### design/flow/run.sh
#!/bin/bash
# the make line also repeats each setting of config.mk as NAME=value (left out here)
make -C /OpenROAD-flow-scripts/flow DESIGN_CONFIG=/design/flow/config.mk WORK_HOME=/design/flow/orfs CLKGATE_MAP_FILE= finish
### design/flow/design.v
`timescale 1ns / 1ps
module FIFO(clk, rst, wr_en, rd_en, buf_in, buf_out, buf_empty, buf_full, fifo_counter);
input clk, rst, wr_en, rd_en;
input [7:0] buf_in;
output [7:0] buf_out;
output buf_empty, buf_full;
output [6:0] fifo_counter;
reg [7:0] buf_out;
reg buf_empty, buf_full;
reg [6:0] fifo_counter;
reg [5:0] rd_ptr, wr_ptr;
reg [7:0] buf_mem[63:0];
always@ (fifo_counter) begin
    buf_empty = (fifo_counter == 0);  
    buf_full = (fifo_counter == 64);  
end
always @(posedge clk or posedge rst) begin
    if( rst )  
        fifo_counter <= 0;
    else if((!buf_full && wr_en) && (!buf_empty && rd_en))  
        fifo_counter <= fifo_counter;
    else if (!buf_full && wr_en)  
        fifo_counter <= fifo_counter + 1;
    else if (!buf_empty && rd_en)  
        fifo_counter <= fifo_counter - 1;
    else  
        fifo_counter <= fifo_counter;
end
always @(posedge clk or posedge rst) begin
    if (rst)  
        buf_out <= 0;
    else begin
        if (rd_en && !buf_empty)
            buf_out <= buf_mem[rd_ptr];
        else  
            buf_out <= buf_out;
    end
end
always @(posedge clk) begin
    if (!buf_full && wr_en)
        buf_mem[wr_ptr] <= buf_in;
    else
        buf_mem[wr_ptr] <= buf_mem[wr_ptr];
end
always @(posedge clk or posedge rst) begin
    if(rst) begin
        wr_ptr <= 0;
        rd_ptr <= 0;
    end
    else begin
        if (!buf_full && wr_en)  
            wr_ptr <= wr_ptr + 1;
        else  
            wr_ptr <= wr_ptr;
        if (!buf_empty && rd_en)  
            rd_ptr <= rd_ptr + 1;
        else  
            rd_ptr <= rd_ptr;               
    end
end
endmodule
### design/flow/config.mk
export PLATFORM = sky130hd
export DESIGN_NAME = FIFO
export DESIGN_NICKNAME = FIFO
export VERILOG_FILES = /design/flow/design.v
export SDC_FILE = /design/flow/constraint.sdc
export NUM_CORES = 4
export LEC_CHECK = 0
export ABC_AREA = 1
export CAP_MARGIN = 40
export CELL_PAD_IN_SITES_GLOBAL_PLACEMENT = 0
export CORE_MARGIN = 2
export CORE_UTILIZATION = 22
export CTS_CLUSTER_DIAMETER = 127
export GPL_ROUTABILITY_DRIVEN = 1
export HOLD_SLACK_MARGIN = 0.1
export MAX_ROUTING_LAYER = met4
export PLACE_DENSITY_LB_ADDON = 0.29
export SETUP_SLACK_MARGIN = 0.26
export SLEW_MARGIN = 15
export TNS_END_PERCENT = 80
### design/flow/constraint.sdc
create_clock -name core_clock -period 2.4 [get_ports {clk}]
set_input_delay 0.4800 -clock core_clock [delete_from_list [all_inputs] [get_ports {clk}]]
set_output_delay 0.4800 -clock core_clock [all_outputs]
set_load 0.01 [all_outputs]
==> run summary, run 1 <==
Implementation results. Slew at the pin closest to its max-slew limit landed at 0.590 ns. Sorting the Yosys area breakdown by cell type puts at the top edfxtp_1. In the setup report, the worst path falls into the class register to register. Per the OpenROAD floorplan log, the width of the die is 327 um. Number of nets at floorplan landed at 2155. Pin placement for this block handled 29 I/O pins.

Count of state elements after synthesis landed at 539. Proportion of synthesized chip area in sequential cells landed at 0.698. Post-synthesis, Yosys gives the total cell area as 23000 um^2. The number of antenna diodes in the final layout is 0. The main area contributors are edfxtp_1 67%, nand2_1 12%, nand3_1 6.2%, inv_1 3.0%, dfrtp_1 2.9%. Number of filler cells placed in the layout landed at 10700. Areal power density over the cells landed at 1170 nW/um^2. The cell sitting at the root of the clock tree is a clkbuf_16. The floorplan step defined a die boundary enclosing 107000 um^2.

Wire length per cell landed at 18.2 um. In this run the worst setup path begins at fifo_counter[0]$_DFFE_PP0P_. Per the synthesis report, the XOR/XNOR share of the synthesized area is 0.00495. Of the available clock period, the critical path in the final layout requires 0.934. Global-route congestion overflow total landed at 0. The count of nets left with antenna violations once routing finished came out at 0. After detailed placement, the total cell area comes to 26000 um^2.

Average cell area after synthesis landed at 10.8 um^2. The clock drives 539 sinks. Portion of total power attributed to the clock network landed at 0.256. Looking at the reg2reg group, the worst path ends at fifo_counter[6]$_DFFE_PP0P_. Core box area landed at 103000 um^2. Looking at the group totals, the largest power group turns out to be combinational cells. Overall global routing resource usage landed at 0.126.

The via count of the first global-routing pass was 15300. Of the post-synthesis cell area, the part taken by muxes is 0. The first global-routing pass estimated 98.6 mm of wire.

The netlist uses 30 different library cells. The critical path crosses 15 cells after its start point. Routed via count landed at 15800. H-tree depth landed at 2. The congestion estimate from routability-driven global placement came to 0.809. The leakage power in the latest report is 0.0113 uW.

Number of flops mapped to enable cells by yosys landed at 512. According to the report, the first pass of detailed routing completed in 7 iterations. The initial utilization of the core area, before any placement, comes to 0.222.

Looking at the critical path, the highest net fanout was 4. The synthesized instance count is 2134. Pins over their slew limit in the final report were tallied at 0.

Count of yosys warnings during synthesis landed at 1. Fraction of power spent switching nets landed at 0.383. Met3 demand-to-capacity share in global routing landed at 0.0174. Setup slack on the worst path after placement came out at -0.148 ns. Looking at the reg2reg group, the worst path starts from fifo_counter[0]$_DFFE_PP0P_. The worst-case reg-to-reg setup slack stands at 0.16 ns. Setup repair after global routing could not meet its margin everywhere. The worst path needs 2.24 ns of the cycle, external delays included.

Basic-gate share of the synthesized area counting and, or, nand and nor cells landed at 0.213. Grouping non-sequential cells by family puts the most area in simple AND/OR/NAND/NOR gates. The path class of the tightest hold or removal check is input pin to register.

Entering global routing, the biggest net connects 65 pins. Height of the chip landed at 327 um. Per the detailed-route log, wirelength across all metal layers totals 68.5 mm. For reference, the final report shows the hold violation count at 0. Maximum clock frequency landed at 446 MHz.

The logs give a warning total of 29. Logic depth along the worst register-to-register path is recorded as 15. Sorting the synthesized cells by how often they occur yields 745 x nand2_1, 512 x edfxtp_1, 285 x nand3_1, 181 x inv_1, 148 x nor2_1. Share of async-settable or async-resettable flops after synthesis landed at 0.0501.

Longest individual stage delay on the worst path landed at 0.42 ns. Number of cells on the worst hold path landed at 1. Sequential fraction of design power landed at 0.326. Of the total synthesized cell area, the portion taken by AND-OR and OR-AND cells is 0.0207. Met2 routing resource usage after global routing landed at 0.197. For this run the top cell type by instance count after synthesis was nand2_1. The most used flip-flop cell after synthesis is edfxtp_1. STA lists the startpoint of the worst hold path as buf_in[1]. The initial antenna violation count came to 0. For this run the detailed placement stage logged an HPWL of 40.0 mm. After detailed routing, the number of remaining DRC violations is 0. Sum of negative setup slack landed at 0 ns. For this run, the post-layout net count is 2345. Met1 layer usage reported by global route landed at 0.176. STA shows the worst min-delay path finishing at buf_mem[63][1]$_DFFE_PP_. The worst path meets setup with 0.158 ns of slack. Number of port buffers landed at 28. Combinational share of power landed at 0.418. Cell internal power was estimated by the tool at 21200 uW.

The worst setup path is captured at a register. Data required time at the worst endpoint landed at 2.89 ns. The share of synthesized area in the top cell type comes to 0.669.

After the first detailed-routing iteration, the DRC count stood at 1449. Post-synthesis share of cell area spent on full adders, half adders and majority gates landed at 0.00523. For this design, the slowest cell found on the critical path is dfrtp_2. OpenSTA lists the critical path endpoint as fifo_counter[6]$_DFFE_PP0P_. Power attributed to the clock group landed at 8780 uW.

Between clock sinks in the finished design, the worst skew comes to 0.0224 ns. Power comes to 34300 uW. Worst-case clock buffer depth landed at 3. Post-route standard cell area excluding fillers landed at 29200 um^2. The most critical hold endpoint after final layout shows a slack of 0.223 ns. On the critical path the data arrives at 2.74 ns. Per the detail_route report, vias per standard cell equal 4.21. The flow reports power dissipated in combinational cells as 14300 uW. In the Yosys report the total cell count is 2134. Worst path buffer plus inverter count landed at 4. Compared with the post-synthesis result, the final layout area differs by 27.2%. STA classifies the critical path startpoint as a register. Number of rows in the core area landed at 118. The report counts max-capacitance violations totalling 0. Global route summary, busiest routing layer listed as met2.

For the worst-skew pair, the clock arrives at the later sink with an insertion delay of 0.63 ns. Post-CTS clock slew at the launch and capture registers of the worst setup and hold paths landed at 0.06 ns. The report lists the cells along the critical path as nor2_4 > nand3_4 > nor3_4 > nor2_4 > inv_4 > buf_12 > buf_4 > ha_1 > nand2_2 > nand2_2 > a21oi_2 > inv_1 > nand2_1 > nand2_1 > xor2_1. Number of buffers inserted during clock tree synthesis landed at 58. Checking max transition, the worst relative margin is 0.607. Switching power of the nets landed at 13100 uW.

TritonCTS built the clock tree. Largest voltage drop on the vdd net landed at 672 uV. The run finished with no timing, DRC or antenna violations. Netlist area before placement landed at 23000 um^2. The last timing report of the flow puts the setup violation total at 0. The kind of cell with the highest combined delay along the critical path is simple AND/OR/NAND/NOR gates. Power attributed to sequential cells is 11200 uW. The post-CTS hold buffer count recorded in the log is 0.
## area by class of cell
class                           count  area, um^2  area share
Clock inverter                     33         294      0.0101
Tap cell                         1380        1730      0.0591
Inverter                          189         743      0.0254
Sequential cell                   539       16100       0.549
Timing Repair Buffer              235        2630      0.0898
Clock buffer                       77        1580      0.0541
Multi-Input combinational cell   1300        6190       0.212
Timing Repair inverter              1        16.3    0.000556
## timing repair
action                                  in CTS  in global routing
buffers inserted                             2                 26
resized                                     37                184
pin swaps                                    4                 64
endpoints found under the setup margin      26                417
cloned                                       2                 13
## through the flow
| stage | instances | util |
|---|---|---|
| 6_report | 3754 | 0.283 |
| 3_3_place_gp | 3601 | 0.251 |
| 4_1_cts | 3715 | 0.271 |
| 5_1_grt | 3754 | 0.283 |
| 2_1_floorplan | 2134 | - |
| 3_5_place_dp | 3601 | 0.251 |
## layer usage
layer | wire length, um | vias to the layer above
li1 | - | 7530
met5 | 0 | -
met4 | 1100 | 0
met3 | 3940 | 73
met2 | 31600 | 428
met1 | 31900 | 7768
==> run 2: changes to the inputs <==
ABC_AREA = default   (was 1)
CAP_MARGIN = 20   (was 40)
CELL_PAD_IN_SITES_GLOBAL_PLACEMENT = default   (was 0)
CORE_ASPECT_RATIO = 0.87   (was default)
CORE_UTILIZATION = 72   (was 22)
CTS_CLUSTER_DIAMETER = 380   (was 127)
CTS_CLUSTER_SIZE = 15   (was default)
GPL_ROUTABILITY_DRIVEN = default   (was 1)
HOLD_SLACK_MARGIN = default   (was 0.1)
MAX_ROUTING_LAYER = default   (was met4)
PLACE_DENSITY_LB_ADDON = 0.05   (was 0.29)
SETUP_SLACK_MARGIN = 0.59   (was 0.26)
SLEW_MARGIN = 40   (was 15)
TNS_END_PERCENT = default   (was 80)
clock period = 2.06 ns   (was 2.4 ns; I/O delays follow)
==> run 2 against run 1 <==
  * Now fails the layout checks on negative setup slack
  * Clock skew decreased by 0.0017 ns
  * Count of clock-buffer cells in the layout decreased by 19
  * Sequential cell count unchanged
  * Area after synthesis decreased by 7.0%
  * Synthesized cell count decreased by 48%
  * Clock power decreased by 14%
  * Core utilization increased by 61 points
  * Critical path depth decreased by 5
  * Non-clock buffer count increased by 24
  * Cell area decreased by 12%
  * Worst setup slack got worse by 0.90 ns
  * Sequential share of layout area increased by 7.1 points
  * Critical path type unchanged
  * Largest cell class unchanged
==> run summary, run 2 <==
Implementation results. Average cell area after synthesis landed at 19.2 um^2 (+79%). The number of flops mapped to enable cells by yosys came to 512 (unchanged). The cell sitting at the root of the clock tree is a clkbuf_16.

The number of rows in the core area was 58 (-51%). Total detailed-routing wirelength landed at 64.5 mm (-5.8%). The proportion of synthesized chip area in sequential cells is 0.751 (+0.0525).

The total stage count of the critical path is 10 (-5). The number of diodes added for antenna fixing was 0 (unchanged). The slew at the pin closest to its max-slew limit was 0.871 ns (+0.281 ns). Quantity of hold-fixing buffers added after cts landed at 0 (unchanged). The initial antenna violation count came to 0 (unchanged). Height of the chip landed at 165 um (-50%). Total cells reported by yosys after synthesis landed at 1111 (-48%). Arrival time at the worst endpoint landed at 3.24 ns (+0.50 ns). For reference, the critical path is launched at fifo_counter[1]$_DFFE_PP0P_.

Per the timing report, the most critical flop-to-flop path originates at fifo_counter[1]$_DFFE_PP0P_. The internal portion of total power was 22900 uW (+8.1%). After synthesis, the most frequently instantiated cells are 512 x edfxtp_1, 87 x mux2i_1, 84 x nor2_1, 83 x mux4_2, 37 x nand2_1. The count of state elements after synthesis is 539 (unchanged).

The instance count of the mapped netlist came to 1111 (-48%). Core box area landed at 29000 um^2 (-72%). The netlist area before placement came to 21400 um^2 (-7.0%). Register-to-register path setup slack landed at -0.75 ns (-0.90 ns). Top cell type's share of synthesized area landed at 0.719 (+0.0503). For reference, the critical path is captured by fifo_counter[5]$_DFFE_PP0P_.

Detailed-router iteration count before antenna repair landed at 9 (+2). The combinational share of power came to 0.401 (-0.017). Areal power density over the cells landed at 1330 nW/um^2 (+14%).

The pin count of the biggest net entering global routing came to 65 (unchanged). Smallest setup slack after layout landed at -0.747 ns (-0.905 ns). The reported combinational group power was 13800 uW (-3%). The number of buffers inserted during clock tree synthesis came to 41 (-29%). The synthesis report names the predominant flop master as edfxtp_1. Count of yosys warnings during synthesis landed at 1 (unchanged). The XOR/XNOR share of the synthesized area came to 0.00726 (+0.00230).

The switching power of the nets came to 11600 uW (-12%). By instance count, the leading cell after synthesis is edfxtp_1. Chip area landed at 31100 um^2 (-71%).

The routed via count came to 13300 (-16%). The length in cells of the worst reg-to-reg path came to 10 (-5). The pre-CTS setup slack is -0.673 ns (-0.525 ns).

The total DRC errors in the routed layout came to 0 (unchanged). The post-synthesis share of cell area spent on and-or and or-and gates was 0.0423 (+0.0216). Post-route standard cell area excluding fillers landed at 25900 um^2 (-12%). In this run the worst hold path is classified as input pin to asynchronous set/reset pin. The worst setup path is launched from a register. Basic-gate share of the synthesized area counting and, or, nand and nor cells landed at 0.0333 (-0.179). The global-route wire length before repair is 82.2 mm (-17%). The post-DP HPWL came to 31.8 mm (-21%).

The overall global routing resource usage was 0.373 (+0.247). Among all stages on the critical path, the largest delay is contributed by or4_4. The number of port buffers was 28 (unchanged).

The wire length per cell came to 36.7 um (+100%). Post-synthesis share of cell area spent on full adders, half adders and majority gates landed at 0.00562 (+0.000393). The max-cap check violation count was 0 (unchanged). STA classifies the critical path endpoint as a register. Instance count after placement with tap cells included landed at 1652 (-54%). Last weighted congestion value of the routability-driven placer landed at 0.950 (+17%).

The maximum clock frequency was 356 MHz (-20%). Leakage power landed at 0.00886 uW (-22%). The critical path goes through or4_4 > o41a_1 > buf_6 > inv_6 > ha_4 > a21o_1 > a21oi_2 > o21bai_1 > a2111o_1 > o221a_1.

The post-CTS clock slew at the launch and capture registers of the worst setup and hold paths is 0.08 ns (+0.02 ns). The worst setup path is of the register to register kind. Number of nets at floorplan landed at 1132 (-47%). Total I/O pin count landed at 29 (unchanged). The share of async-settable or async-resettable flops after synthesis came to 0.0501 (unchanged). The synthesized design spends more area on one cell type than any other, namely edfxtp_1.

The longest individual stage delay on the worst path was 0.58 ns (+0.16 ns). Power attributed to the clock group landed at 7530 uW (-14%). The sequential fraction of design power was 0.381 (+0.055). The violated checks flagged are negative setup slack. Via count of the first global-routing pass landed at 12400 (-19%).

The portion of total power attributed to the clock network is 0.218 (-0.038). Largest voltage drop on the vdd net landed at 820 uV (+22%). Clock latency reported for the late side of the worst-skew pair landed at 0.56 ns (-0.07 ns). The worst-case clock skew was 0.0208 ns (-0.00168 ns). The effective utilization at floorplan was 0.736 (+0.514).

The kind of cell with the highest combined delay along the critical path is AND-OR/OR-AND gates. Data required time at the worst endpoint landed at 2.49 ns (-0.40 ns). Number of nets still failing antenna checks after routing landed at 0 (unchanged). Looking at the reg2reg group, the worst path ends at fifo_counter[5]$_DFFE_PP0P_. The number of max-slew violations in the final report came to 0 (unchanged). The biggest slice of the total power is consumed by combinational cells. Number of clock sinks landed at 539 (unchanged). After synthesis, the largest family of logic cells by area is multiplexers. Count of tool warnings landed at 30 (+3.4%).

The fraction of synthesized area in multiplexers is 0.145 (+0.145). Worst slew slack as a fraction of its limit landed at 0.417 (-0.189). The number of violations reported at the end of detailed-routing iteration 0 came to 2503 (+73%).

Setup repair after global routing could not meet its margin everywhere. TritonCTS built the clock tree. The number of filler cells placed in the layout is 957 (-91%).

The fraction of power spent switching nets is 0.337 (-0.0462). The cell area reported after detailed placement is 23500 um^2 (-9.6%). The final net count was 1374 (-41%).

Global-route congestion overflow total landed at 0 (unchanged). For reference, the top cells by area after synthesis are edfxtp_1 72%, mux4_2 8.7%, mux2i_1 4.1%, dfrtp_1 3.2%, mux2_2 1.7%. The H-tree depth was 2 (unchanged).

The final non-filler cell total was 1759 (-53%). The sequential group power was 13200 uW (+18%). The total cell area reported by yosys after synthesis was 21400 um^2 (-7.0%). Count of cell types in the netlist landed at 55 (+83%). The maximum fanout along the worst path is 4 (unchanged).

Worst path buffer plus inverter count landed at 2 (-2). The post-route fraction of the period consumed by the critical path was 1.36 (+0.428). The run finished, with violations left. The final tally of setup violations was 543 (+543). The die outline width was 189 um (-42%).

Final period demand of the worst path landed at 2.81 ns (+0.565 ns). The area growth from synthesis to layout is 21.1%. The worst-case clock buffer depth was 3 (unchanged). The detailed-route vias per instance is 7.58 (+80%). The final hold violation count was 0 (unchanged). Sum of negative setup slack landed at -245.59 ns (-245.59 ns).
[run 2: area by class of cell]
cell class / instances / area (um^2) / share of cell area
well taps: 390 / 488 / 0.0189
clock inverters: 1 / 8.76 / 0.000338
clock buffers: 58 / 1130 / 0.0438
inverters: 11 / 46.3 / 0.00179
repair buffers: 259 / 2660 / 0.103
multi-input cells: 501 / 5480 / 0.212
flip-flops and latches: 539 / 16100 / 0.621
[run 2: through the flow]
step	hold WS, ns	utilization	total power [uW]
6_report	0.158	0.891	34500
3_5_place_dp	0.511	0.810	24000
3_3_place_gp	0.504	0.810	23700
2_1_floorplan	0.465	-	19400
4_1_cts	0.156	0.863	31800
5_1_grt	0.187	0.891	34900
[run 2: layer usage]
layer	routed length, um	part of all wire	vias up	global-route usage
met4	4280	0.066	0	0.161
met3	9170	0.14	369	0.0797
met2	30700	0.48	1488	0.601
met1	20300	0.32	6502	0.509
met5	0	0	-	0
li1	-	-	4967	-
[run 2: timing repair]
| action | 4_1_cts | 5_1_grt |
|---|---|---|
| setup endpoints to repair | 556 | 556 |
| setup buffers | 13 | 30 |
| hold endpoints to repair | 0 | 0 |
| resized | 78 | 105 |
| pin swaps | 15 | 29 |
| cloned | 0 | 5 |
==> run 3: changes to the inputs <==
CELL_PAD_IN_SITES_GLOBAL_PLACEMENT = 0   (was default)
CORE_ASPECT_RATIO = 0.98   (was 0.87)
CORE_UTILIZATION = 68   (was 72)
CTS_CLUSTER_DIAMETER = 349   (was 380)
CTS_CLUSTER_SIZE = 25   (was 15)
GPL_TIMING_DRIVEN = 1   (was default)
HOLD_SLACK_MARGIN = -0.08   (was default)
MAX_ROUTING_LAYER = met4   (was default)
PLACE_DENSITY_LB_ADDON = default   (was 0.05)
SETUP_SLACK_MARGIN = 0.41   (was 0.59)
SLEW_MARGIN = 25   (was 40)
TNS_END_PERCENT = 60   (was default)
clock period = 1.59 ns   (was 2.06 ns; I/O delays follow)
==> run 3 against run 2 <==
  * Still fails the layout checks on negative setup slack
  * Routed wire length is 24% lower
  * Sequential cell count stayed put
  * Maximum frequency is 6.7% higher
  * Critical path type unchanged
  * Critical endpoint unchanged
  * Highest routed layer unchanged
==> run summary, run 3 <==
Implementation results. Area added between synthesis and finish landed at 18.5%. After synthesis, the largest family of logic cells by area is multiplexers. The leakage power came to 0.00852 uW (-3.9%). The maximum clock frequency is 380 MHz (+6.7%). Chip area landed at 32900 um^2 (+5.7%). The final tally of setup violations came to 556 (+2.4%). The worst path buffer plus inverter count came to 1 (-1). Number of max-slew violations in the final report landed at 0 (unchanged). The initial antenna violation count came to 0 (unchanged). The overall global routing resource usage was 0.315 (-0.0579). The number of rows in the core area is 64 (+10%).

The capture point of the critical path was reported as fifo_counter[5]$_DFFE_PP0P_. The dominant power group in this design is sequential cells. The worst-case clock buffer depth is 3 (unchanged). Final net count landed at 1338 (-2.6%).

Longest individual stage delay on the worst path landed at 0.54 ns (-0.04 ns). For the worst reg-to-reg path, the endpoint reported by OpenROAD is fifo_counter[5]$_DFFE_PP0P_. The worst setup path is captured at a register. The sequential fraction of design power is 0.424 (+0.043).

Looking at the clock tree report, the root buffer type is clkbuf_16. The internal portion of total power came to 27200 uW (+19%). The number of diodes added for antenna fixing came to 0 (unchanged). Total DRC errors in the routed layout landed at 0 (unchanged).

The startpoint identified for the worst register-to-register timing path is fifo_counter[4]$_DFFE_PP0P_. Count of tool warnings landed at 33 (+10%). The count of state elements after synthesis was 539 (unchanged). Wire length per cell landed at 28.4 um (-22%). The post-route fraction of the period consumed by the critical path was 1.65 (+0.292). Average cell area after synthesis landed at 19.2 um^2 (unchanged). Post-route core utilization landed at 0.815 (-0.0760). Sequential group power landed at 17000 uW (+29%). Max-cap check violation count landed at 0 (unchanged). The data required time at the worst endpoint was 2.05 ns (-0.44 ns). Combinational share of power landed at 0.397 (-0.004). The final hold violation count came to 0 (unchanged). Worst slew slack as a fraction of its limit landed at 0.570 (+0.153). The worst setup path is of the register to register kind. Clock latency reported for the late side of the worst-skew pair landed at 0.57 ns (about the same). The number of buffers inserted during clock tree synthesis is 25 (-39%). Detailed-router iteration count before antenna repair landed at 5 (-4). On the critical path the largest part of the delay comes from AND-OR/OR-AND gates. Final period demand of the worst path landed at 2.63 ns (-0.177 ns). The total cells reported by yosys after synthesis is 1111 (unchanged). The number of port buffers is 28 (unchanged).

The total detailed-routing wirelength was 49.2 mm (-24%). Smallest setup slack after layout landed at -1.04 ns (-0.293 ns). The worst hold margin was 0.0873 ns (-0.0711 ns). Maximum fanout along the worst path landed at 3 (-1). The commonest register cell is edfxtp_1. The register-to-register path setup slack came to -1.04 ns (-0.29 ns). Via count of the first global-routing pass landed at 11600 (-7.1%). TritonCTS built the clock tree. The flow ran to the end, but the layout failed its checks. The instance count of the mapped netlist is 1111 (unchanged). Count of yosys warnings during synthesis landed at 1 (unchanged). Post-synthesis share of cell area spent on full adders, half adders and majority gates landed at 0.00562 (unchanged). The switching power of the nets came to 12900 uW (+11%).

The post-DP HPWL was 31.1 mm (-2.2%). Per the STA report, the cell with the highest stage delay on the worst path is or4_4. The slew at the pin closest to its max-slew limit is 0.643 ns (-0.228 ns). H-tree depth landed at 1 (-1). The number of flops mapped to enable cells by yosys was 512 (unchanged). The critical path goes through or4_4 > o41a_1 > clkinv_4 > ha_4 > a21o_1 > a21oi_2 > o21bai_1 > a2111o_1 > o221a_1.

The run did not pass the layout checks because of negative setup slack. Total I/O pin count landed at 29 (unchanged). Share of async-settable or async-resettable flops after synthesis landed at 0.0501 (unchanged).

The last weighted congestion value of the routability-driven placer is 0.911 (-4.2%). The tightest min-delay check is of the input pin to asynchronous set/reset pin type. The die outline width was 183 um (-3.0%).

Power attributed to the clock group landed at 7180 uW (-4.6%). The worst-case clock skew was 0.0141 ns (-0.00663 ns). Basic-gate share of the synthesized area counting and, or, nand and nor cells landed at 0.0333 (unchanged). The critical path starts at fifo_counter[4]$_DFFE_PP0P_.

The detailed-route vias per instance came to 6.59 (-13%). Post-CTS clock slew at the launch and capture registers of the worst setup and hold paths landed at 0.10 ns (+0.02 ns). Number of nets still failing antenna checks after routing landed at 0 (unchanged). Quantity of hold-fixing buffers added after cts landed at 0 (unchanged). Ranked by instance count, the synthesized netlist is headed by 512 x edfxtp_1, 87 x mux2i_1, 84 x nor2_1, 83 x mux4_2, 37 x nand2_1. The number of nets at floorplan is 1132 (unchanged).

Count of cell types in the netlist landed at 55 (unchanged). The post-synthesis share of cell area spent on and-or and or-and gates came to 0.0423 (unchanged). The largest voltage drop on the vdd net was 1220 uV (+48%). The synthesized design spends more area on one cell type than any other, namely edfxtp_1.

XOR/XNOR share of the synthesized area landed at 0.00726 (unchanged). The effective utilization at floorplan is 0.688 (-0.0484). Total stage count of the critical path landed at 9 (-1). The fraction of synthesized area in multiplexers came to 0.145 (unchanged). The global-route congestion overflow total was 0 (unchanged).

Pin count of the biggest net entering global routing landed at 65 (unchanged). The arrival time at the worst endpoint is 3.09 ns (-0.15 ns). The netlist area before placement is 21400 um^2 (unchanged). The most frequently used library cell after synthesis is edfxtp_1.

The reported combinational group power was 15900 uW (+15%). The global-route wire length before repair was 73.1 mm (-11%). The routed via count came to 11400 (-14%). The core box area came to 31100 um^2 (+7.0%). Yosys attributes the largest share of cell area to edfxtp_1 72%, mux4_2 8.7%, mux2i_1 4.1%, dfrtp_1 3.2%, mux2_2 1.7%.

Portion of total power attributed to the clock network landed at 0.179 (-0.039). The worst setup path is launched from a register. The height of the chip came to 180 um (+9.0%). Fraction of power spent switching nets landed at 0.321 (-0.0156). The proportion of synthesized chip area in sequential cells is 0.751 (unchanged). Areal power density over the cells landed at 1580 nW/um^2 (+19%).

Setup repair after global routing could not meet its margin everywhere. Total cell area reported by yosys after synthesis landed at 21400 um^2 (unchanged). Number of clock sinks landed at 539 (unchanged).

The number of violations reported at the end of detailed-routing iteration 0 was 1719 (-31%). The top cell type's share of synthesized area is 0.719 (unchanged). The length in cells of the worst reg-to-reg path is 9 (-1).
-- run 3: cell type report --
class	instances	area (um^2)
clock inverters	2	25.0
fillers	1551	5740
repair buffers	239	2500
inverters	11	46.3
multi-input cells	501	5520
flip-flops and latches	539	16100
well taps	396	495
clock buffers	43	693
-- run 3: per-stage QoR --
stage	setup slack, ns	setup TNS (ns)	area, um^2	std cells	total power, uW
2_1_floorplan	-1.20	-393.27	21400	1111	25100
4_1_cts	-1.03	-398.33	25000	1725	39600
5_1_grt	-1.13	-485.08	25300	1731	41400
3_3_place_gp	-1.06	-457.74	23700	1670	31400
6_report	-1.04	-456.92	25300	1731	40100
3_5_place_dp	-1.10	-471.90	23700	1670	31600
-- run 3: layer usage --
metal / track usage / vias up / share of wire / wire [um]
met5: - / - / 0 / 0
met4: 0.0656 / 0 / 0.026 / 1280
met3: 0.0440 / 85 / 0.089 / 4390
met2: 0.475 / 600 / 0.47 / 23300
met1: 0.477 / 5822 / 0.41 / 20200
li1: - / 4901 / - / -
-- run 3: repair_timing --
| action | CTS | global route |
|---|---|---|
| setup buffers | 10 | 6 |
| endpoints found under the setup margin | 556 | 556 |
| pin swaps | 30 | 6 |
| resized | 119 | 80 |
==> run 4: changes to the inputs <==
ABC_AREA = 1   (was default)
CAP_MARGIN = 30   (was 20)
CELL_PAD_IN_SITES_DETAIL_PLACEMENT = 2   (was default)
CELL_PAD_IN_SITES_GLOBAL_PLACEMENT = 2   (was 0)
CORE_ASPECT_RATIO = default   (was 0.98)
CORE_UTILIZATION = 40   (was 68)
CTS_CLUSTER_DIAMETER = 345   (was 349)
CTS_CLUSTER_SIZE = default   (was 25)
GPL_TIMING_DRIVEN = 0   (was 1)
HOLD_SLACK_MARGIN = default   (was -0.08)
PLACE_DENSITY = 0.86   (was default)
SETUP_SLACK_MARGIN = -0.42   (was 0.41)
SLEW_MARGIN = 20   (was 25)
TNS_END_PERCENT = 55   (was 60)
clock period = 5.0 ns   (was 1.59 ns; I/O delays follow)
==> run 4 against run 3 <==
  * The run now finishes clean
  * Routed wire length grew 98%
  * Synthesized cell count is 92% higher
  * Hold slack improved by 0.45 ns
  * Global-route usage grew 2.1 points
  * Highest routed layer unchanged
==> run summary, run 4 <==
Implementation results. Overall power of the completed layout landed at 16300 uW (-59%). Number of flops mapped to enable cells by yosys landed at 512 (unchanged). The quantity of hold-fixing buffers added after cts was 0 (unchanged). The total cells reported by yosys after synthesis is 2134 (+92%).

The die outline width came to 244 um (+33%). The worst hold margin came to 0.540 ns (+0.453 ns). Core box area landed at 56600 um^2 (+82%). Per STA, the worst path is made up of clkdlybuf4s50_1 > inv_1 > nor2_4 > inv_2 > nor2_2 > nand3_1 > nor2_1.

Worst path buffer plus inverter count landed at 3 (+2). The detailed-route vias per instance was 5.92 (-10%). The slew at the pin closest to its max-slew limit was 1.07 ns (+0.422 ns). The fraction of power spent switching nets came to 0.439 (+0.117). The worst setup path is launched from an input pin. The worst slew slack as a fraction of its limit is 0.287 (-0.283). Final period demand of the worst path landed at 3.64 ns. The worst-case clock buffer depth was 3 (unchanged). The max-cap check violation count was 0 (unchanged).

The clock latency reported for the late side of the worst-skew pair came to 0.65 ns (+0.08 ns). The most frequently used library cell after synthesis is nand2_1. The maximum fanout along the worst path was 12 (+9). The register-to-register path setup slack is 1.46 ns (+2.50 ns). Number of cells on the worst hold path landed at 2.

The pin count of the biggest net entering global routing is 65 (unchanged). The internal portion of total power came to 9170 uW (-66%). The number of nets still failing antenna checks after routing came to 0 (unchanged). Number of diodes added for antenna fixing landed at 0 (unchanged). The post-route fraction of the period consumed by the critical path came to 0.727 (-0.927). Post-CTS clock slew at the launch and capture registers of the worst setup and hold paths landed at 0.07 ns (-0.03 ns). The timing report shows that the slowest cell on the worst path is nor2_1.

Post-DP HPWL landed at 62.1 mm (+100%). The worst setup path is captured at a register. Looking at the cell usage after synthesis, the top flip-flop cell is edfxtp_1. STA shows the worst min-delay path finishing at buf_out[6]$_DFFE_PP0P_. Basic-gate share of the synthesized area counting and, or, nand and nor cells landed at 0.213 (+0.179). The count of tool warnings was 27 (-18%).

Leakage power landed at 0.0103 uW (+21%). Looking at area per cell type in the netlist, the leader is edfxtp_1. The height of the chip was 244 um (+36%).

The via count of the first global-routing pass was 20100 (+74%). Total DRC errors in the routed layout landed at 0 (unchanged). Share of async-settable or async-resettable flops after synthesis landed at 0.0501 (unchanged). H-tree depth landed at 2 (+1). The XOR/XNOR share of the synthesized area came to 0.00495 (-0.00230). The worst hold path belongs to the class register to register. Final net count landed at 2260 (+69%). The critical path ends at buf_mem[51][4]$_DFFE_PP_.

The post-route standard cell area excluding fillers came to 26200 um^2 (+3.3%). Areal power density over the cells landed at 624 nW/um^2 (-61%). The global-route wire length before repair was 140 mm (+92%). The total setup buffers inserted after CTS is 0 (-10).

The number of nets at floorplan is 2155 (+90%). Portion of total power attributed to the clock network landed at 0.263 (+0.084). Clock tree synthesis selected as its root buffer the cell clkbuf_16. The longest individual stage delay on the worst path is 1.07 ns (+0.53 ns). Initial antenna violation count landed at 0 (unchanged). Reported combinational group power landed at 6650 uW (-58%). In this run the critical register-to-register path is launched from fifo_counter[0]$_DFFE_PP0P_. Final tally of setup violations landed at 0 (-100%). The average cell area after synthesis was 10.8 um^2 (-44%). The number of gates resized after cts is 0 (-100%). Arrival time at the worst endpoint landed at 3.88 ns (+0.79 ns). Power attributed to the clock group landed at 4300 uW (-40%). By count the netlist is led by 745 x nand2_1, 512 x edfxtp_1, 285 x nand3_1, 181 x inv_1, 148 x nor2_1. Number of buffers inserted during clock tree synthesis landed at 57 (+130%). Wire length per cell landed at 32.1 um (+13%). For reference, the top logic cell family by area is simple AND/OR/NAND/NOR gates. Total I/O pin count landed at 29 (unchanged).

The length in cells of the worst reg-to-reg path came to 8 (-1). The count of yosys warnings during synthesis came to 1 (unchanged). Looking at the reg2reg group, the worst path ends at buf_mem[51][4]$_DFFE_PP_. The cell area reported after detailed placement came to 24300 um^2 (+2.6%). The sequential group power is 5390 uW (-68%). Routed via count landed at 18000 (+58%).

Number of port buffers landed at 28 (unchanged). Between the synthesized netlist and the finished layout, the area growth was recorded as 13.9%. Sequential fraction of design power landed at 0.330 (-0.094). Overall global routing resource usage landed at 0.337 (+0.0214).

Top cell type's share of synthesized area landed at 0.669 (-0.0503). The chip area was 59400 um^2 (+81%). Detailed-router iteration count before antenna repair landed at 5 (unchanged). Worst-case clock skew landed at 0.0255 ns (+0.0114 ns). Total detailed-routing wirelength landed at 97.4 mm (+98%). The combinational share of power was 0.407 (+0.010). Looking at the group totals, the largest power group turns out to be combinational cells.

Setup repair after global routing left no endpoint under its margin. According to the timing report, the critical path is launched from wr_en. Maximum clock frequency landed at 275 MHz. The post-route core utilization came to 0.463 (-0.353). The post-synthesis share of cell area spent on and-or and or-and gates came to 0.0207 (-0.0216).

Total stage count of the critical path landed at 7 (-2). Netlist area before placement landed at 23000 um^2 (+7.5%). Instance count of the mapped netlist landed at 2134 (+92%). By area the synthesized netlist is led by edfxtp_1 67%, nand2_1 12%, nand3_1 6.2%, inv_1 3.0%, dfrtp_1 2.9%. The fraction of synthesized area in multiplexers came to 0 (-0.145). The global-route congestion overflow total is 0 (unchanged).

The flow ran to the end and the layout has no timing, DRC or antenna violations. The number of violations reported at the end of detailed-routing iteration 0 is 1955 (+14%). The data required time at the worst endpoint was 5.25 ns (+3.20 ns).

Final hold violation count landed at 0 (unchanged). The count of state elements after synthesis was 539 (unchanged). Per the hold report, the tightest min-delay path originates at buf_out[6]$_DFFE_PP0P_. The sum of negative setup slack is 0 ns (+456.92 ns).

Count of cell types in the netlist landed at 30 (-45%). The proportion of synthesized chip area in sequential cells is 0.698 (-0.0525). Number of rows in the core area landed at 87 (+36%). The critical path is of the input pin to register type. The last weighted congestion value of the routability-driven placer came to 0.893 (-2.0%). TritonCTS built the clock tree.

The post-synthesis share of cell area spent on full adders, half adders and majority gates was 0.00523 (-0.000393). Number of max-slew violations in the final report landed at 0 (unchanged). Largest voltage drop on the vdd net landed at 373 uV (-69%). The effective utilization at floorplan came to 0.406 (-0.282). The switching power of the nets is 7170 uW (-44%). The number of clock sinks is 539 (unchanged). The timing report attributes the biggest portion of critical-path delay to simple AND/OR/NAND/NOR gates.

Total cell area reported by yosys after synthesis landed at 23000 um^2 (+7.5%).
==> run 4: through the flow <==
| step | setup slack [ns] | cells |
|---|---|---|
| finish | 1.36 | 3038 |
| global route | 1.33 | 3038 |
| CTS | 1.49 | 3026 |
| detailed placement | 0.857 | 2924 |
| global placement | 0.635 | 2918 |
| floorplan | 2.53 | 2134 |
==> run 4: routing by layer <==
layer  GRT usage  wire [um]
met2       0.537      46600
met4       0.209       6690
met3      0.0598       8230
met1       0.398      35900
met5           -          0
==> run 4: cell type report <==
type / count / area (um^2)
plain buffers: 106 / 621
clock buffers: 78 / 1570
clock inverters: 24 / 215
fillers: 5840 / 30400
inverters: 189 / 709
multi-input cells: 1300 / 5610
flip-flops and latches: 539 / 16100
well taps: 756 / 946
repair buffers: 46 / 463
==> run 5: changes to the inputs <==
ABC_AREA = default   (was 1)
CAP_MARGIN = 20   (was 30)
CELL_PAD_IN_SITES_DETAIL_PLACEMENT = default   (was 2)
CELL_PAD_IN_SITES_GLOBAL_PLACEMENT = 0   (was 2)
CORE_ASPECT_RATIO = 0.98   (was default)
CORE_UTILIZATION = 72   (was 40)
CTS_CLUSTER_DIAMETER = 349   (was 345)
CTS_CLUSTER_SIZE = 14   (was default)
GPL_TIMING_DRIVEN = 1   (was 0)
PLACE_DENSITY = default   (was 0.86)
PLACE_DENSITY_LB_ADDON = 0.04   (was default)
SETUP_SLACK_MARGIN = 0.58   (was -0.42)
SLEW_MARGIN = 40   (was 20)
TNS_END_PERCENT = 100   (was 55)
clock period = 2.07 ns   (was 5.0 ns; I/O delays follow)
==> run 5 against run 4 <==
  * Now fails the layout checks on negative setup slack
  * Via count fell by 28%
  * Critical endpoint is now fifo_counter[5]$_DFFE_PP0P_
  * Largest power group unchanged
  * Synthesized cell count shrank 48%
  * Core utilization grew 43 points
  * Combinational power increased by 100%
  * Sequential cell count unchanged
==> run summary, run 5 <==
Implementation results. Count of tool warnings landed at 31 (+15%). The number of clock sinks was 539 (unchanged). Chip area landed at 31100 um^2 (-48%). The number of flops mapped to enable cells by yosys was 512 (unchanged). The checks that failed: negative setup slack.

The fraction of power spent switching nets was 0.336 (-0.103). The clock latency reported for the late side of the worst-skew pair was 0.57 ns (-0.08 ns). The critical path is of the register to register type. The final tally of setup violations was 540 (+540). The worst setup path is launched from a register. The overall global routing resource usage was 0.370 (+0.0329). The arrival time at the worst endpoint is 3.16 ns (-0.72 ns). The number of violations reported at the end of detailed-routing iteration 0 is 2256 (+15%). The count of state elements after synthesis is 539 (unchanged). Post-CTS clock slew at the launch and capture registers of the worst setup and hold paths landed at 0.07 ns (about the same).

XOR/XNOR share of the synthesized area landed at 0.00726 (+0.00230). Sequential group power landed at 13200 uW (+140%). Tracing the worst setup path back leads to its startpoint at fifo_counter[1]$_DFFE_PP0P_. The switching power of the nets was 11600 uW (+62%).

Instance count of the mapped netlist landed at 1111 (-48%). Count of cell types in the netlist landed at 55 (+83%). Clock tree synthesis selected as its root buffer the cell clkbuf_16.

The last weighted congestion value of the routability-driven placer is 0.945 (+5.9%). Register-to-register path setup slack landed at -0.65 ns (-2.11 ns). Portion of total power attributed to the clock network landed at 0.226 (-0.037). The basic-gate share of the synthesized area counting and, or, nand and nor cells came to 0.0333 (-0.179). Sorting the synthesized cells by area gives the leading types as edfxtp_1 72%, mux4_2 8.7%, mux2i_1 4.1%, dfrtp_1 3.2%, mux2_2 1.7%. The combinational share of power was 0.393 (-0.014). Count of yosys warnings during synthesis landed at 1 (unchanged).

Per the timing report, the most critical flop-to-flop path originates at fifo_counter[1]$_DFFE_PP0P_. Setup repair after global routing could not meet its margin everywhere. Largest voltage drop on the vdd net landed at 1030 uV (+180%).

Initial antenna violation count landed at 0 (unchanged). The H-tree depth is 2 (unchanged). Sorting the synthesis cell report by count puts at the top edfxtp_1. Core box area landed at 29200 um^2 (-48%). The data required time at the worst endpoint came to 2.50 ns (-2.75 ns).

The endpoint identified for the worst register-to-register timing path is fifo_counter[5]$_DFFE_PP0P_. Height of the chip landed at 175 um (-28%). Power attributed to the clock group landed at 7790 uW (+81%). The worst hold margin is 0.293 ns (-0.246 ns). Share of async-settable or async-resettable flops after synthesis landed at 0.0501 (unchanged). The sum of negative setup slack is -190.14 ns (-190.14 ns). Longest individual stage delay on the worst path landed at 0.57 ns (-0.50 ns). The final hold violation count is 0 (unchanged).

After synthesis, the largest family of logic cells by area is multiplexers. Post-DP HPWL landed at 31.7 mm (-49%). Post-synthesis share of cell area spent on and-or and or-and gates landed at 0.0423 (+0.0216).

Worst slew slack as a fraction of its limit landed at 0.527 (+0.239). Total detailed-routing wirelength landed at 61.4 mm (-37%). The critical path goes through or4_4 > o41a_1 > clkinv_4 > ha_4 > a21o_1 > a21oi_2 > o21bai_1 > a2111o_1 > o221a_1.

Effective utilization at floorplan landed at 0.731 (+0.325). The wire length per cell was 35.1 um (+9.4%). In this run the worst hold path is classified as input pin to asynchronous set/reset pin. Among cell families on the critical path, the largest total delay comes from AND-OR/OR-AND gates. TritonCTS built the clock tree.

Looking at area per cell type in the netlist, the leader is edfxtp_1. Global-route wire length before repair landed at 79.3 mm (-43%). Leakage power landed at 0.00890 uW (-13%). Derived from the worst setup path, the maximum achievable clock frequency is 367 MHz.

The quantity of hold-fixing buffers added after cts is 0 (unchanged). Number of port buffers landed at 28 (unchanged). Post-route fraction of the period consumed by the critical path landed at 1.32 (+0.588). Areal power density over the cells landed at 1320 nW/um^2 (+110%). The synthesis run shows the most used standard cells to be 512 x edfxtp_1, 87 x mux2i_1, 84 x nor2_1, 83 x mux4_2, 37 x nand2_1. Fraction of synthesized area in multiplexers landed at 0.145 (+0.145).

Detailed-route vias per instance landed at 7.43 (+26%). Proportion of synthesized chip area in sequential cells landed at 0.751 (+0.0525). The length in cells of the worst reg-to-reg path was 9 (+1). The routed via count is 13000 (-28%). The total DRC errors in the routed layout was 0 (unchanged).

The total I/O pin count is 29 (unchanged). The top cell type's share of synthesized area came to 0.719 (+0.0503). Final net count landed at 1360 (-40%). The global-route congestion overflow total was 0 (unchanged). In the power breakdown, the biggest contributor is combinational cells. Among all stages on the critical path, the largest delay is contributed by or4_4. Max-cap check violation count landed at 0 (unchanged).

Sequential fraction of design power landed at 0.381 (+0.051). Die outline width landed at 178 um (-27%). Pin count of the biggest net entering global routing landed at 65 (unchanged). The flow ran to the end, but the layout failed its checks. Maximum fanout along the worst path landed at 4 (-8). Number of nets at floorplan landed at 1132 (-47%). In the synthesized netlist the dominant register cell turns out to be edfxtp_1.

Reported combinational group power landed at 13600 uW (+100%). The total stage count of the critical path came to 9 (+2). The total cell area reported by yosys after synthesis came to 21400 um^2 (-7.0%).

Number of buffers inserted during clock tree synthesis landed at 44 (-23%). Worst-case clock skew landed at 0.0340 ns (+0.00848 ns). The number of max-slew violations in the final report is 0 (unchanged). Per STA, the endpoint of the critical path is fifo_counter[5]$_DFFE_PP0P_. Final period demand of the worst path landed at 2.72 ns. Smallest setup slack after layout landed at -0.653 ns (-2.02 ns). Via count of the first global-routing pass landed at 12400 (-38%).

Worst-case clock buffer depth landed at 3 (unchanged). Netlist area before placement landed at 21400 um^2 (-7.0%). Internal portion of total power landed at 22900 uW (+150%). Total cells reported by yosys after synthesis landed at 1111 (-48%). The worst setup path is captured at a register. The slew at the pin closest to its max-slew limit is 0.708 ns (-0.358 ns). The detailed-router iteration count before antenna repair was 6 (+1). Area added between synthesis and finish landed at 22.1%.

Number of diodes added for antenna fixing landed at 0 (unchanged). The worst path buffer plus inverter count is 1 (-2). The number of rows in the core area came to 62 (-29%). Number of nets still failing antenna checks after routing landed at 0 (unchanged). Average cell area after synthesis landed at 19.2 um^2 (+79%).

The post-synthesis share of cell area spent on full adders, half adders and majority gates was 0.00562 (+0.000393).
-- run 5: layout make-up --
| class | instances | area [um^2] |
|---|---|---|
| Timing Repair Buffer | 242 | 2560 |
| Clock buffer | 71 | 1220 |
| Fill cell | 928 | 3140 |
| Inverter | 11 | 46.3 |
| Clock inverter | 3 | 26.3 |
| Multi-Input combinational cell | 501 | 5710 |
| Sequential cell | 539 | 16100 |
| Tap cell | 384 | 480 |
-- run 5: what timing repair did --
item                                    in CTS  in global routing
gates resized                               75                210
buffers inserted                             7                 33
pin swaps                                    8                 53
endpoints found under the setup margin     556                556
cloned                                       4                  3
-- run 5: through the flow --
step / area (um^2) / total power [uW] / std cells / utilization / setup slack, ns
5_1_grt: 26100 / 35100 / 1751 / 0.893 / -0.717
3_3_place_gp: 23300 / 23300 / 1630 / 0.798 / -0.658
4_1_cts: 25000 / 32000 / 1715 / 0.856 / -0.593
2_1_floorplan: 21400 / 19300 / 1111 / - / -0.715
3_5_place_dp: 23300 / 23600 / 1630 / 0.798 / -0.737
6_report: 26100 / 34500 / 1751 / 0.893 / -0.653
-- run 5: metal layers --
| metal | vias to the layer above | global-route usage | part of all wire |
|---|---|---|---|
| met5 | - | - | 0 |
| li1 | 4961 | - | - |
| met4 | 0 | 0.135 | 0.073 |
| met3 | 359 | 0.0698 | 0.12 |
| met1 | 6423 | 0.494 | 0.32 |
| met2 | 1272 | 0.581 | 0.48 |
==> run 6: changes to the inputs <==
ABC_AREA = 1   (was default)
CELL_PAD_IN_SITES_GLOBAL_PLACEMENT = default   (was 0)
CORE_ASPECT_RATIO = 1.43   (was 0.98)
CTS_CLUSTER_DIAMETER = default   (was 349)
CTS_CLUSTER_SIZE = 10   (was 14)
GPL_TIMING_DRIVEN = default   (was 1)
MAX_ROUTING_LAYER = default   (was met4)
PLACE_DENSITY = 0.41   (was default)
PLACE_DENSITY_LB_ADDON = default   (was 0.04)
SETUP_SLACK_MARGIN = default   (was 0.58)
SLEW_MARGIN = 20   (was 40)
TNS_END_PERCENT = default   (was 100)
clock period = 2.06 ns   (was 2.07 ns; I/O delays follow)
==> run 6 against run 5 <==
  * Die area up 7.4%
  * Worst setup slack better by 0.46 ns
  * Largest cell class unchanged
  * The layout still fails its checks (negative setup slack)
  * Area after synthesis up 7.5%
  * Largest power group unchanged
  * Critical path depth up 7
  * Sequential share of layout area down 2.1 points
  * Global-route usage down 1.5 points
  * Combinational power up 7%
  * Hold slack worse by 0.067 ns
  * Non-clock buffer count down 38
==> run summary, run 6 <==
Implementation results. H-tree depth landed at 2 (unchanged). The height of the chip is 218 um (+25%). Count of yosys warnings during synthesis landed at 1 (unchanged). Reported combinational group power landed at 14600 uW (+7%). Slew at the pin closest to its max-slew limit landed at 0.637 ns (-0.0713 ns). Per the synth stats, the flop cell with the highest instance count is edfxtp_1. STA classifies the critical path endpoint as a register. The post-CTS clock slew at the launch and capture registers of the worst setup and hold paths was 0.06 ns (about the same). The post-route standard cell area excluding fillers came to 27000 um^2 (+3.5%). Fraction of power spent switching nets landed at 0.378 (+0.0426).

The capture point of the critical path was reported as fifo_counter[5]$_DFFE_PP0P_. The worst setup path is of the register to register kind. The most critical setup path has its startpoint at fifo_counter[1]$_DFFE_PP0P_. Clock latency reported for the late side of the worst-skew pair landed at 0.60 ns (+0.03 ns). The global-route wire length before repair was 88.9 mm (+12%).

The register-to-register path setup slack was -0.19 ns (+0.46 ns). The effective utilization at floorplan is 0.727 (-0.00408). The worst register-to-register path begins at fifo_counter[1]$_DFFE_PP0P_. Initial antenna violation count landed at 0 (unchanged).

Total detailed-routing wirelength landed at 61.8 mm (+0.56%). The max-cap check violation count came to 0 (unchanged). Largest voltage drop on the vdd net landed at 1240 uV (+21%). The post-DP HPWL came to 35.1 mm (+11%).

Average cell area after synthesis landed at 10.8 um^2 (-44%). The number of rows in the core area is 78 (+26%). The chip area was 33400 um^2 (+7.4%).

The final non-filler cell total was 2729 (+56%). The worst-case clock buffer depth came to 3 (unchanged). The checks that failed were negative setup slack.

The areal power density over the cells is 1360 nW/um^2 (+3.2%). The count of tool warnings is 32 (+3.2%). The power attributed to the clock group came to 9190 uW (+18%). In this run the critical register-to-register path is captured at fifo_counter[5]$_DFFE_PP0P_. On the critical path, the stage with the largest delay is an instance of dfrtp_2.

Final period demand of the worst path landed at 2.25 ns (-0.471 ns). Number of nets at floorplan landed at 2155 (+90%). Number of port buffers landed at 28 (unchanged). The maximum fanout along the worst path came to 4 (unchanged). The instance count after placement with tap cells included is 2610 (+60%). Yosys reports that the most numerous cell types are 745 x nand2_1, 512 x edfxtp_1, 285 x nand3_1, 181 x inv_1, 148 x nor2_1.

Worst-case clock skew landed at 0.0287 ns (-0.00536 ns). The top cell type's share of synthesized area came to 0.669 (-0.0503). Maximum clock frequency landed at 444 MHz (+21%). The cell area reported after detailed placement came to 24700 um^2 (+5.7%). The combinational share of power was 0.395 (+0.002). Number of buffers inserted during clock tree synthesis landed at 59 (+34%). The core box area was 31600 um^2 (+8.1%).

The number of max-slew violations in the final report was 0 (unchanged). Instance count of the mapped netlist landed at 2134 (+92%). Worst path buffer plus inverter count landed at 3 (+2). The critical path goes through nor2_2 > nand3_2 > nor3_4 > buf_6 > nor2_4 > inv_4 > buf_6 > ha_4 > a21oi_2 > nand2_2 > nand2_2 > nand2_2 > a21oi_2 > xnor2_1 > nand2_1 > nand2_1. The synthesized design spends more area on one cell type than any other, namely edfxtp_1.

The flow ran to the end, but the layout failed its checks. Total DRC errors in the routed layout landed at 0 (unchanged). Count of state elements after synthesis landed at 539 (unchanged). Final hold violation count landed at 0 (unchanged). The worst setup path is launched from a register.

The arrival time at the worst endpoint was 2.77 ns (-0.39 ns). The number of flops mapped to enable cells by yosys was 512 (unchanged). XOR/XNOR share of the synthesized area landed at 0.00495 (-0.00230). Sum of negative setup slack landed at -25.36 ns (+164.78 ns). The worst slew slack as a fraction of its limit is 0.575 (+0.0480). Quantity of hold-fixing buffers added after cts landed at 0 (unchanged). Overall global routing resource usage landed at 0.355 (-0.0148).

The proportion of synthesized chip area in sequential cells came to 0.698 (-0.0525). The global-route congestion overflow total is 0 (unchanged). The detailed-router iteration count before antenna repair is 5 (-1).

The wire length per cell came to 22.6 um (-35%). The cell family contributing the most delay on the critical path is simple AND/OR/NAND/NOR gates. The number of diodes added for antenna fixing is 0 (unchanged).

The routed via count came to 16700 (+28%). The sequential group power came to 13100 uW (about the same). Leakage power landed at 0.0109 uW (+22%). The sequential fraction of design power came to 0.355 (-0.026).

Between the synthesized netlist and the finished layout, the area growth was recorded as 17.6%. The switching power of the nets is 14000 uW (+20%). The total cells reported by yosys after synthesis is 2134 (+92%).

The pre-CTS setup slack is -0.354 ns (+0.383 ns). The netlist area before placement is 23000 um^2 (+7.5%). Number of clock sinks landed at 539 (unchanged).

Number of violations reported at the end of detailed-routing iteration 0 landed at 2427 (+7.6%). Die outline width landed at 153 um (-14%). The final tally of setup violations came to 368 (-32%). Total I/O pin count landed at 29 (unchanged). The type recorded for the worst min-delay path is input pin to asynchronous set/reset pin. Internal portion of total power landed at 22900 uW (about the same). Of the combinational cells, the family taking the most area is simple AND/OR/NAND/NOR gates.

Looking at the gate-level netlist, the highest instance count belongs to nand2_1. Fraction of synthesized area in multiplexers landed at 0 (-0.145). Share of async-settable or async-resettable flops after synthesis landed at 0.0501 (unchanged).

Per the CTS log, the root buffer master is clkbuf_16. Setup repair after global routing could not meet its margin everywhere. The total stage count of the critical path came to 16 (+7). The count of cell types in the netlist is 30 (-45%). The pin count of the biggest net entering global routing was 72 (+11%). Portion of total power attributed to the clock network landed at 0.249 (+0.023). Basic-gate share of the synthesized area counting and, or, nand and nor cells landed at 0.213 (+0.179). The final net count came to 2314 (+70%). Number of nets still failing antenna checks after routing landed at 0 (unchanged). The timing report shows the most common cell along the critical path to be nand2_2.

Yosys attributes the largest share of cell area to edfxtp_1 67%, nand2_1 12%, nand3_1 6.2%, inv_1 3.0%, dfrtp_1 2.9%. Post-route fraction of the period consumed by the critical path landed at 1.09 (-0.222). TritonCTS built the clock tree. The smallest setup slack after layout came to -0.192 ns (+0.461 ns). The via count of the first global-routing pass was 16500 (+33%).

The longest individual stage delay on the worst path is 0.40 ns (-0.17 ns). Total cell area reported by yosys after synthesis landed at 23000 um^2 (+7.5%). The data required time at the worst endpoint was 2.58 ns (+0.08 ns).

Post-synthesis share of cell area spent on full adders, half adders and majority gates landed at 0.00523 (-0.000393). Last weighted congestion value of the routability-driven placer landed at 0.918 (-2.9%). The overall power of the completed layout is 36900 uW (+6.8%). The post-synthesis share of cell area spent on and-or and or-and gates was 0.0207 (-0.0216). Per report_power, the top consumer among the power groups is combinational cells. The length in cells of the worst reg-to-reg path is 16 (+7). The detailed-route vias per instance came to 6.12 (-18%).
==> run 6: cell type report <==
| cell class | instances | area [um^2] |
|---|---|---|
| flip-flops and latches | 539 | 16100 |
| multi-input cells | 1300 | 5890 |
| fillers | 1605 | 4600 |
| repair buffers | 204 | 2220 |
| clock buffers | 96 | 1620 |
| inverters | 189 | 729 |
| well taps | 400 | 500 |
| clock inverters | 1 | 8.76 |
==> run 6: through the flow <==
step | hold WS, ns | utilization
floorplan | 0.465 | -
global placement | 0.515 | 0.780
detailed placement | 0.518 | 0.780
CTS | 0.217 | 0.834
global route | 0.244 | 0.855
finish | 0.226 | 0.855
==> run 6: what timing repair did <==
action | in CTS | in global routing
gates cloned | 0 | 7
setup endpoints to repair | 6 | 453
gates resized | 24 | 96
setup buffers | 6 | 9
pin swaps | 10 | 12
==> run 6: routing by layer <==
metal  vias up  track usage  routed length, um
met5         -            0                  0
met4         0        0.184               3440
met3       249       0.0517               6390
met2      1169        0.601              30500
met1      7854        0.451              21400
li1       7429            -                  -
==> run 7: changes to the inputs <==
ABC_AREA = default   (was 1)
CORE_ASPECT_RATIO = default   (was 1.43)
CORE_MARGIN = 10   (was 2)
CORE_UTILIZATION = 64   (was 72)
CTS_CLUSTER_SIZE = default   (was 10)
GPL_TIMING_DRIVEN = 0   (was default)
MAX_ROUTING_LAYER = met5   (was default)
PLACE_DENSITY = default   (was 0.41)
PLACE_DENSITY_LB_ADDON = 0.16   (was default)
SETUP_SLACK_MARGIN = 0.13   (was default)
SLEW_MARGIN = 35   (was 20)
clock period = 5.29 ns   (was 2.06 ns; I/O delays follow)
==> run 7 against run 6 <==
  * Register-to-register slack better by 2.3 ns
  * Highest routed layer unchanged
  * Global-route usage is 11 points lower
  * Critical endpoint is now buf_full
  * First-iteration DRC count is 44% lower
  * Die area is 23% higher
  * Largest power group is now sequential cells
  * Power is 67% lower
  * The run now finishes clean
  * Combinational power is 74% lower
  * Routed wire length is 18% lower
==> run summary, run 7 <==
Implementation results. Global-route congestion overflow total landed at 0 (unchanged). Pre-CTS setup slack landed at 1.27 ns (+1.63 ns). The detailed-router iteration count before antenna repair was 5 (unchanged). By startpoint and endpoint, the worst setup path is classified as register to output port. Post-synthesis share of cell area spent on full adders, half adders and majority gates landed at 0.00562 (+0.000393).

Final non-filler cell total landed at 1679 (-38%). Chip area landed at 41100 um^2 (+23%). The total setup buffers inserted after CTS was 0 (-6). Post-route core utilization landed at 0.728 (-0.126). TritonCTS built the clock tree. The worst slew slack as a fraction of its limit was 0.385 (-0.189). STA classifies the critical path startpoint as a register. Total cell area reported by yosys after synthesis landed at 21400 um^2 (-7.0%). Slew at the pin closest to its max-slew limit landed at 0.920 ns (+0.283 ns). The number of filler cells placed in the layout was 1940 (+21%). Number of gates resized after cts landed at 0 (-100%). Worst-case clock buffer depth landed at 3 (unchanged). The power attributed to the clock group is 3410 uW (-63%). The worst hold margin was 0.532 ns (+0.305 ns). The number of buffers inserted during clock tree synthesis came to 52 (-12%). Post-DP HPWL landed at 33.6 mm (-4.4%). Total DRC errors in the routed layout landed at 0 (unchanged). The critical path ends at buf_full. The core box area came to 32800 um^2 (+3.7%). The number of rows in the core area was 66 (-15%). The via count of the first global-routing pass came to 11000 (-33%). Maximum fanout along the worst path landed at 5 (+1). The commonest register cell is edfxtp_1. Worst path buffer plus inverter count landed at 1 (-2). Setup repair after global routing left no endpoint under its margin. The number of violations reported at the end of detailed-routing iteration 0 came to 1348 (-44%). Among the non-sequential cells, multiplexers take the most area. Internal portion of total power landed at 8360 uW (-64%).

Count of tool warnings landed at 27 (-16%). Per the timing report, the most critical flop-to-flop path originates at fifo_counter[0]$_DFFE_PP0P_. Overall global routing resource usage landed at 0.249 (-0.106). Switching power of the nets landed at 3980 uW (-72%).

Last weighted congestion value of the routability-driven placer landed at 0.951 (+3.6%). H-tree depth landed at 2 (unchanged). The number of port buffers was 28 (unchanged). The final hold violation count is 0 (unchanged). The number of max-slew violations in the final report is 0 (unchanged).

Register-to-register path setup slack landed at 2.07 ns (+2.26 ns). Final tally of setup violations landed at 0 (-100%). Sum of negative setup slack landed at 0 ns (+25.36 ns). The critical path goes through or4_4 > nor4_1 > clkdlybuf4s50_1.

The effective utilization at floorplan is 0.652 (-0.0748). Top cell type's share of synthesized area landed at 0.719 (+0.0503). The total stage count of the critical path is 3 (-13). Pin count of the biggest net entering global routing landed at 65 (-9.7%).

The reported combinational group power is 3860 uW (-74%). The height of the chip is 203 um (-6.8%). The largest voltage drop on the vdd net came to 274 uV (-78%). Portion of total power attributed to the clock network landed at 0.276 (+0.027). Number of clock sinks landed at 539 (unchanged). The instance count of the mapped netlist came to 1111 (-48%).

The detailed-route vias per instance is 6.72 (+9.8%). In this design, the largest share of critical-path delay is due to simple AND/OR/NAND/NOR gates. The fraction of synthesized area in multiplexers came to 0.145 (+0.145). Wire length per cell landed at 30.3 um (+34%). Post-CTS clock slew at the launch and capture registers of the worst setup and hold paths landed at 0.06 ns (about the same).

Looking at hold timing, the worst path starts from wr_ptr[2]$_DFFE_PP0P_. Leakage power landed at 0.00782 uW (-28%). The global-route wire length before repair came to 74.8 mm (-16%). Sorting the Yosys area breakdown by cell type puts at the top edfxtp_1. Post-synthesis share of cell area spent on and-or and or-and gates landed at 0.0423 (+0.0216). Number of diodes added for antenna fixing landed at 0 (unchanged). The areal power density over the cells was 517 nW/um^2 (-62%). The total I/O pin count was 29 (unchanged). The quantity of hold-fixing buffers added after cts came to 0 (unchanged). Ranked by instance count, the synthesized netlist is headed by 512 x edfxtp_1, 87 x mux2i_1, 84 x nor2_1, 83 x mux4_2, 37 x nand2_1. The sequential group power was 5080 uW (-61%). Post-route fraction of the period consumed by the critical path landed at 0.702 (-0.391).

The count of cell types in the netlist came to 55 (+83%). Final period demand of the worst path landed at 3.72 ns. The total detailed-routing wirelength is 50.9 mm (-18%). Share of async-settable or async-resettable flops after synthesis landed at 0.0501 (unchanged). Sorting the synthesis cell report by count puts at the top edfxtp_1. The netlist area before placement was 21400 um^2 (-7.0%). Worst-case clock skew landed at 0.0201 ns (-0.00852 ns). The average cell area after synthesis was 19.2 um^2 (+79%).

The worst setup path is captured at an output port. The routed via count came to 11300 (-32%). Fraction of power spent switching nets landed at 0.322 (-0.0562). Number of cells on the worst hold path landed at 1. The initial antenna violation count was 0 (unchanged).

The number of flops mapped to enable cells by yosys came to 512 (unchanged). Sequential fraction of design power landed at 0.411 (+0.056). XOR/XNOR share of the synthesized area landed at 0.00726 (+0.00230). The longest individual stage delay on the worst path came to 0.65 ns (+0.25 ns). The count of yosys warnings during synthesis came to 1 (unchanged).

Proportion of synthesized chip area in sequential cells landed at 0.751 (+0.0525). Die outline width landed at 203 um (+32%). Based on the critical path, the design can be clocked at up to 269 MHz. Total cells reported by yosys after synthesis landed at 1111 (-48%). The data required time at the worst endpoint was 4.23 ns (+1.65 ns). The run finished with no timing, DRC or antenna violations. In the post-synthesis netlist, the biggest area contributors are edfxtp_1 72%, mux4_2 8.7%, mux2i_1 4.1%, dfrtp_1 3.2%, mux2_2 1.7%. Basic-gate share of the synthesized area counting and, or, nand and nor cells landed at 0.0333 (-0.179).

Instance count after placement with tap cells included landed at 1588 (-39%). The max-cap check violation count was 0 (unchanged). The smallest setup slack after layout is 1.57 ns (+1.77 ns). The largest share of the power goes to sequential cells.

The cell sitting at the root of the clock tree is a clkbuf_16. The endpoint of the worst hold path is reported as wr_ptr[2]$_DFFE_PP0P_. The length in cells of the worst reg-to-reg path is 5 (-11). The count of state elements after synthesis came to 539 (unchanged). The slowest stage of the critical path belongs to the cell clkdlybuf4s50_1. For the worst reg-to-reg path, the endpoint reported by OpenROAD is buf_mem[51][1]$_DFFE_PP_. Area added between synthesis and finish landed at 11.7%. In this run the worst hold path is classified as register to register. Clock latency reported for the late side of the worst-skew pair landed at 0.57 ns (-0.03 ns). Number of nets at floorplan landed at 1132 (-47%). The final net count was 1221 (-47%). The combinational share of power is 0.313 (-0.082). In this run the worst setup path begins at fifo_counter[5]$_DFFE_PP0P_. The arrival time at the worst endpoint came to 2.66 ns (-0.11 ns). Number of nets still failing antenna checks after routing landed at 0 (unchanged).
run 7: metrics by stage:
| stage | area (um^2) | total power, uW |
|---|---|---|
| 2_1_floorplan | 21400 | 7530 |
| 3_3_place_gp | 22200 | 8880 |
| 3_5_place_dp | 22300 | 8940 |
| 4_1_cts | 23900 | 12300 |
| 5_1_grt | 23900 | 12700 |
| 6_report | 23900 | 12300 |
run 7: layout make-up:
class | count | area [um^2] | share of cell area
Multi-Input combinational cell | 501 | 5000 | 0.209
Clock buffer | 71 | 1390 | 0.0584
Sequential cell | 539 | 16100 | 0.672
Timing Repair Buffer | 35 | 408 | 0.0171
Buffer | 60 | 292 | 0.0122
Inverter | 11 | 41.3 | 0.00173
Clock inverter | 20 | 140 | 0.00587
Tap cell | 442 | 553 | 0.0232
run 7: routing by layer:
layer / global-route usage / vias up / share of wire
li1: - / 4687 / -
met1: 0.361 / 5814 / 0.40
met2: 0.379 / 684 / 0.46
met3: 0.0529 / 96 / 0.11
met4: 0.0711 / 0 / 0.028
met5: 0 / - / 0
Power is estimated from default activity; no workload was simulated.
